## build 45
==> flow/design.v (excerpt) <==
module error_correction # (
    parameter puf_sig_length     = 256,
    parameter ipid_N             = 16
)
(
    input                                clk,
    input                                rst_n,
    input        [1:0]                   pcm_instruction,
    input        [puf_sig_length-1:0]    pcm_puf_in,
    input                                pcm_puf_in_valid,
    input        [$clog2(ipid_N)-1:0]    pcm_ipid_number,
    output logic [puf_sig_length-1:0]    pcm_puf_out,
    output logic                         pcm_puf_out_valid,
    output logic                         pcm_S_c  
);  
typedef enum logic [1:0] {IDLE, PROVISION_ID, CORRECT_SIG} state_t;
state_t state_r; 
logic [(6*(puf_sig_length/16))-1:0] parity_bits [0:ipid_N-1];
wire [puf_sig_length-1:0] temp_corrected_out; 
genvar j;
generate
    for (j =0; j < puf_sig_length/16; j++) begin
        error_module errorX (.data(pcm_puf_in[((j+1)*16)-1:j*16]), .parity(parity_bits[pcm_ipid_number][((j+1)*6)-1:j*6]), .corrected_out(temp_corrected_out[((j+1)*16)-1:j*16]));
    end 
endgenerate 
always @(posedge clk) begin
    if (state_r == PROVISION_ID && pcm_puf_in_valid) begin
        for (int i = 0; i < puf_sig_length/16; i++) begin
            parity_bits[pcm_ipid_number][0+(6*i)] <= pcm_puf_in[2+(16*i)] ^ pcm_puf_in[5+(16*i)] ^ pcm_puf_in[7+(16*i)] ^ pcm_puf_in[9+(16*i)] ^ pcm_puf_in[11+(16*i)] ^ pcm_puf_in[14+(16*i)];
            parity_bits[pcm_ipid_number][1+(6*i)] <= pcm_puf_in[1+(16*i)] ^ pcm_puf_in[4+(16*i)] ^ pcm_puf_in[7+(16*i)] ^ pcm_puf_in[8+(16*i)] ^ pcm_puf_in[10+(16*i)] ^ pcm_puf_in[13+(16*i)] ^ pcm_puf_in[14+(16*i)] ^ pcm_puf_in[15+(16*i)];
            parity_bits[pcm_ipid_number][2+(6*i)] <= pcm_puf_in[0+(16*i)] ^ pcm_puf_in[4+(16*i)] ^ pcm_puf_in[5+(16*i)] ^ pcm_puf_in[6+(16*i)] ^ pcm_puf_in[9+(16*i)] ^ pcm_puf_in[10+(16*i)] ^ pcm_puf_in[11+(16*i)] ^ pcm_puf_in[12+(16*i)] ^ pcm_puf_in[14+(16*i)] ^ pcm_puf_in[15+(16*i)];
  ...
Settings: LEC_CHECK=0, ABC_AREA=0, CAP_MARGIN=20, CELL_PAD_IN_SITES_DETAIL_PLACEMENT=0, CORE_MARGIN=6, CORE_UTILIZATION=58, GPL_TIMING_DRIVEN=0, MAX_ROUTING_LAYER=met5, PLACE_DENSITY_LB_ADDON=0.08, SLEW_MARGIN=20, TNS_END_PERCENT=25; clock period 2.81 ns.
run.sh (not shown) runs the stock make flow with config.mk's settings and CLKGATE_MAP_FILE=.
Nothing crashed in build 45 and all stages finished; the problem is that the final layout failed, the offending checks being negative setup slack.
Inputs modified between build 45 and build 22:
- GPL_TIMING_DRIVEN removed (was 0)
- CELL_PAD_IN_SITES_DETAIL_PLACEMENT removed (was 0)
- MAX_ROUTING_LAYER removed (was met5)
- ABC_AREA removed (was 0)
- CORE_UTILIZATION changed from 58 to 64
- PLACE_DENSITY_LB_ADDON removed (was 0.08)
- TNS_END_PERCENT removed (was 25)
- CORE_MARGIN changed from 6 to 2
- the clock period (ns, I/O delays scaled along) changed from 2.81 to 2.15
Results
Build 45 → build 22: non-clock buffer count went up; count of clock-buffer cells in the layout went down by about 2.6%; clock skew climbed 0.013 ns.
No crash in build 22: every stage finished, but the layout fails its final checks due to negative setup slack.
Input changes introduced in build 48 (baseline for comparison: build 22):
- an added CTS_CLUSTER_SIZE of 45
- an added HOLD_SLACK_MARGIN of 0.3
- an added SETUP_SLACK_MARGIN of 0.61
[summary]
- Complete run, failing final checks: build 22, reason negative setup slack.
- Nothing crashed in build 48 and all stages finished; the problem is that the final layout failed, the offending checks being negative setup slack.
- Against build 22 as the reference, build 48 delivers a higher final layout net count.
- Re area overhead of the layout relative to synthesis: build 48 is 2.3 points up on build 22.
- Against build 22, build 48 reports a final standard cell area without fillers that is higher.
- Re critical path depth: build 22 and build 48 aren't equal, and the higher value belongs to build 22.
- Summary of the comparison: total power is higher in build 48, relative to build 22.
- Sort build 22 and build 48 by routed wire length asc -> top: build 22
- Taking build 22 as the reference, in build 48 area of all sequential standard cells barely changed, proportion of power drawn by the clock network moved down.
Input changes introduced in build 33 (baseline for comparison: build 48):
- removing HOLD_SLACK_MARGIN (formerly 0.3)
- changing CORE_UTILIZATION from 64 to 40
- removing CTS_CLUSTER_SIZE (formerly 45)
- setting PLACE_DENSITY to 0.6 for the first time
- removing SETUP_SLACK_MARGIN (formerly 0.61)
- changing the clock period (ns, I/O delays scaled along) from 2.15 to 3.88
## What came out
Build 33: flow completed, timing, DRC and antenna clean. On simple-gate portion of the synthesized area, build 48 and build 33 are neck and neck. Combinational power ended up about 65% lower on build 33 than on build 48. The starting density of the core reported for build 33 is smaller than that of build 48 by 24 points. Build 48 → build 33: layout clock buffer count went up about 2.3%; placed cell area went down 5.1%.

---

error_correction again, from the RTL that the note above started with.
## error_correction
module error_correction # (
    parameter puf_sig_length     = 256,
    parameter ipid_N             = 16
)
(
    input                                clk,
    input                                rst_n,
    input        [1:0]                   pcm_instruction,
    input        [puf_sig_length-1:0]    pcm_puf_in,
    input                                pcm_puf_in_valid,
    input        [$clog2(ipid_N)-1:0]    pcm_ipid_number,
    output logic [puf_sig_length-1:0]    pcm_puf_out,
    output logic                         pcm_puf_out_valid,
    output logic                         pcm_S_c  
);
Settings: LEC_CHECK=0, CAP_MARGIN=20, CORE_MARGIN=2, CORE_UTILIZATION=64, HOLD_SLACK_MARGIN=0.29, SETUP_SLACK_MARGIN=0.63, SLEW_MARGIN=20; clock period 2.21 ns.
The starting point finished but failed the layout checks on negative setup slack.
Then changed:
Settings changed: CORE_UTILIZATION 64 to 30, HOLD_SLACK_MARGIN 0.29 to default, PLACE_DENSITY from default to 0.6, SETUP_SLACK_MARGIN 0.63 to default.
Clock period 2.21 ns to 3.88 ns, I/O delays scaled along.
The new run completed with no timing, DRC or antenna violations.
Via count went down by 18%.
Setup slack gets better by 1400 ps.
Cell area went down by 8.6%.
Wire length went down by 19%.
Die area went up by 110%.
Then changed:
Settings changed: CORE_UTILIZATION 30 to 70, CTS_CLUSTER_SIZE from default to 30.
Clock period 3.88 ns to 2.75 ns, I/O delays scaled along.
What happened:
- The new run did not get past global routing (5_1_grt)
- area after synthesis does not change
- die area is lower by 57%
- synthesized cell count does not change
Power is estimated from default activity; no workload was simulated.
